Setup of build 26:
## lab4_2
module lab4_2( 
              input wire      mode,
              input wire[2:0] opCode,
              input wire[3:0] value,
              input clk,
              input reset,
              output reg[9:0] result,
              output reg cacheFull,
              output reg invalidOp,
              output reg overflow);
export LEC_CHECK = 0
export ABC_AREA = 1
export CAP_MARGIN = 20
export CELL_PAD_IN_SITES_GLOBAL_PLACEMENT = 1
export CORE_MARGIN = 10
export CORE_UTILIZATION = 70
export CTS_CLUSTER_DIAMETER = 207
export CTS_CLUSTER_SIZE = 17
export GPL_ROUTABILITY_DRIVEN = 0
export GPL_TIMING_DRIVEN = 0
export HOLD_SLACK_MARGIN = 0.14
export MAX_ROUTING_LAYER = met4
export MIN_ROUTING_LAYER = met2
export PLACE_DENSITY = 0.54
export SETUP_SLACK_MARGIN = 0.0
export SLEW_MARGIN = 5
create_clock -name core_clock -period 7.12 [get_ports {clk}]
run.sh (not shown) runs the stock make flow with config.mk's settings and CLKGATE_MAP_FILE=.
Build 26 got as far as global placement without I/O, where a tool error ended the run.
Input-level comparison between build 11 and build 26:
Settings: TNS_END_PERCENT newly set to 5; PLACE_DENSITY changed from 0.54 to 0.36; CTS_CLUSTER_DIAMETER removed (was 207); MAX_ROUTING_LAYER removed (was met4); MIN_ROUTING_LAYER removed (was met2); CTS_CLUSTER_SIZE changed from 17 to 100; SLEW_MARGIN changed from 5 to 20; HOLD_SLACK_MARGIN removed (was 0.14); GPL_TIMING_DRIVEN removed (was 0); CELL_PAD_IN_SITES_GLOBAL_PLACEMENT removed (was 1); SETUP_SLACK_MARGIN changed from 0.0 to 1.89; CORE_MARGIN changed from 10 to 2; GPL_ROUTABILITY_DRIVEN removed (was 0); CORE_UTILIZATION changed from 70 to 72; the clock period (ns, I/O delays scaled along) changed from 7.12 to 6.78.
Findings:
Build 11 did not run to completion, as it errored out during global routing.
Changes observed in build 11 relative to build 26: die boundary width fell by about 10%; share of the yosys chip area belonging to registers has remained practically unchanged; standard-cell row count shrank by 1; share of async-settable or async-resettable flops after synthesis shows no meaningful change.
> inputs changed (build 11 -> build 41)
Settings: removing CTS_CLUSTER_SIZE (formerly 100); changing the clock period (ns, I/O delays scaled along) from 6.78 to 10.5.
==> comparison <==
- Build 41 ran in full, but the layout does not pass; the checks complain about setup timing.
- Build 11 -> build 41: average cell area after synthesis delta 0, exact match
- Diff build 11 -> build 41 | global placement routability congestion | increase of 0.071
- Build 11 -> build 41: share of synthesized cell area in and-or and or-and compound cells delta 0, exact match
- Post-CTS setup-driven buffer insertion count shrinks by more than a quarter when moving from build 11 to build 41.
[inputs] build 84 vs build 41
Settings: a change of SLEW_MARGIN from 20 to 30; an added MIN_ROUTING_LAYER of met1; a change of SETUP_SLACK_MARGIN from 1.89 to 2.77; a deleted TNS_END_PERCENT that had been 5; a change of PLACE_DENSITY from 0.36 to 0.35; a change of CORE_UTILIZATION from 72 to 71; an added CTS_CLUSTER_SIZE of 15; a change of the clock period (ns, I/O delays scaled along) from 10.5 to 9.28.
[summary]
The log for build 84 ends in global routing with error GRT-0232, so the run never completed. Between build 41 and build 84, placed instance count is higher for build 84, build 41 comes in under that. Delta (build 84 minus build 41): post-placement cell area moved up, routability congestion estimate from global placement has decreased, floorplan-stage core utilization shows a reduction of 1.6 points, post-cts hold-fix buffer tally closely matched the old numbers. Across both runs, number of clock buffers inserted by TritonCTS was higher for build 84 than for build 41.
Changes in build 8 relative to build 84:
Settings: CTS_CLUSTER_SIZE: 15 -> unset; CORE_UTILIZATION: 71 -> 54; PLACE_DENSITY_LB_ADDON: unset -> 0.24; ABC_AREA: 1 -> unset; SETUP_SLACK_MARGIN: 2.77 -> unset; CORE_MARGIN: 2 -> 10; PLACE_DENSITY: 0.35 -> unset; the clock period (ns, I/O delays scaled along): 9.28 -> 13.4.
- In summary, build 8 completed successfully, with a layout that passed the timing, design-rule and antenna checks.
- Relative to build 84, fraction of the mapped netlist area in simple logic gates has gone down in build 8.
- Build 8 -> build 84: synthesized flop and latch total delta 0, exact match
- Mean instance size in the synthesized netlist: build 8 vs build 84 up about 33%
- Total setup buffers inserted after CTS (lower): build 8
- Going from build 84 to build 8, the sum of net half-perimeters after detailed placement was found to have gone down by 810 um.

---

run X:
The RTL this note starts from:
==> flow/design.v <==
		`timescale 1ns / 1ps
module lab4_2( 
              input wire      mode,
              input wire[2:0] opCode,
              input wire[3:0] value,
              input clk,
              input reset,
              output reg[9:0] result,
              output reg cacheFull,
              output reg invalidOp,
              output reg overflow);
	reg [2:0] opcode_array[0:31];
	reg [3:0] value_array[0:31];
	integer i;
	reg [10:0] counter;
	reg [10:0] counter2;
	reg [20:0] p0;
	reg [20:0] p1;
	reg [10:0] temp_for_p0_p1_change;	
	reg temp_for_bit_change;
	reg [6:0] PC;
	reg [6:0] begin_PC;
	reg flag;
    always @(posedge clk or posedge reset) begin 
		if(reset) begin
			for(i=0;i<32;i=i+1)begin
				opcode_array[i] = 0;
				value_array[i] = 0;
			end
		   invalidOp = 0;  
			cacheFull = 0;
			overflow = 0;
		   counter = 0;	  
		   counter2= 0;	  
		   p0 = 0;	  
		   p1 = 0;  
		   PC = 0;
		   flag = 0;
		   begin_PC = 0;
		   result = 0;
		end else begin
			if(mode == 1) begin 
				temp_for_p0_p1_change = p0;
			   if(opcode_array[PC] == 0) begin		  
					p0 = p0 + value_array[PC]; 			  
			   end
			   if(opcode_array[PC] == 1) begin
					p0 = p0 + p1 + value_array[PC];				  
			   end
			   if(opcode_array[PC] == 2) begin
					p0 = p0 * p1 + value_array[PC];					
			   end
			   if(opcode_array[PC] == 4) begin 
					counter2 = 0;
					for(i=0;i<10;i=i+1) begin			
						if(p0[i] == 1) counter2 = counter2 + 1; 						
					end			
					p0 = counter2;	  
			   end
			   if(opcode_array[PC] == 5) begin
					for(i=0;i<5;i=i+1) begin
						temp_for_bit_change = p0[i];			
						p0[i] = p0[9-i];			
						p0[9-i] = temp_for_bit_change;
					end
			   end
			   if(opcode_array[PC] == 6) begin					
					begin_PC = value_array[PC];
			   end
			   flag = 0;
			   for(i=10;i<21;i=i+1)begin				  
					if (p0[i] == 1) flag = 1;
					p0[i] = 0;
			   end
				if(flag == 0) begin		
					overflow = 0;	
				end	
				else begin	
					overflow = 1;	
				end
				PC = PC + 1;
				if(PC >= counter) begin  
					PC = begin_PC;			  
				end
				p1 = temp_for_p0_p1_change; 
				result = p0;
			end else begin 
				if(opCode == 3 || opCode == 7)begin	
					invalidOp = 1;	
				end else begin			
					invalidOp = 0;	
					if(counter > 31) begin		
						cacheFull = 1;		
					end else begin	
						opcode_array[counter] = opCode;	
						value_array[counter] = value;	
						counter = counter + 1;
					end
				end
			end
		end 		
    end
endmodule
Settings: LEC_CHECK=0, ABC_AREA=1, CAP_MARGIN=20, CORE_MARGIN=2, CORE_UTILIZATION=71, CTS_CLUSTER_SIZE=31, HOLD_SLACK_MARGIN=-0.09, MIN_ROUTING_LAYER=met1, PLACE_DENSITY_LB_ADDON=0.24, SLEW_MARGIN=30, TNS_END_PERCENT=80; clock period 9.14 ns.
Run X never completed; the flow aborted with a tool error in global routing (5_1_grt).
### run X -> run M
Settings: SLEW_MARGIN now 20, was 30; SETUP_SLACK_MARGIN now 2.23, previously not set; CTS_CLUSTER_SIZE no longer set, was 31; TNS_END_PERCENT now 5, was 80; CORE_UTILIZATION now 72, was 71; HOLD_SLACK_MARGIN no longer set, was -0.09; MIN_ROUTING_LAYER no longer set, was met1; PLACE_DENSITY_LB_ADDON now 0.2, was 0.24; the clock period (ns, I/O delays scaled along) now 7.47, was 9.14.
## What came out
To summarise run M: no stage aborted, but the layout did not pass its checks, failing on negative setup slack. As far as number of buffers created by CTS goes, run X and run M are indistinguishable; the numbers are identical. From run X to run M, synthesized area did not move at all. Lower weighted congestion at the end of routability-driven global placement goes to run X over run M. Diff run X and run M: total die size higher in run X.
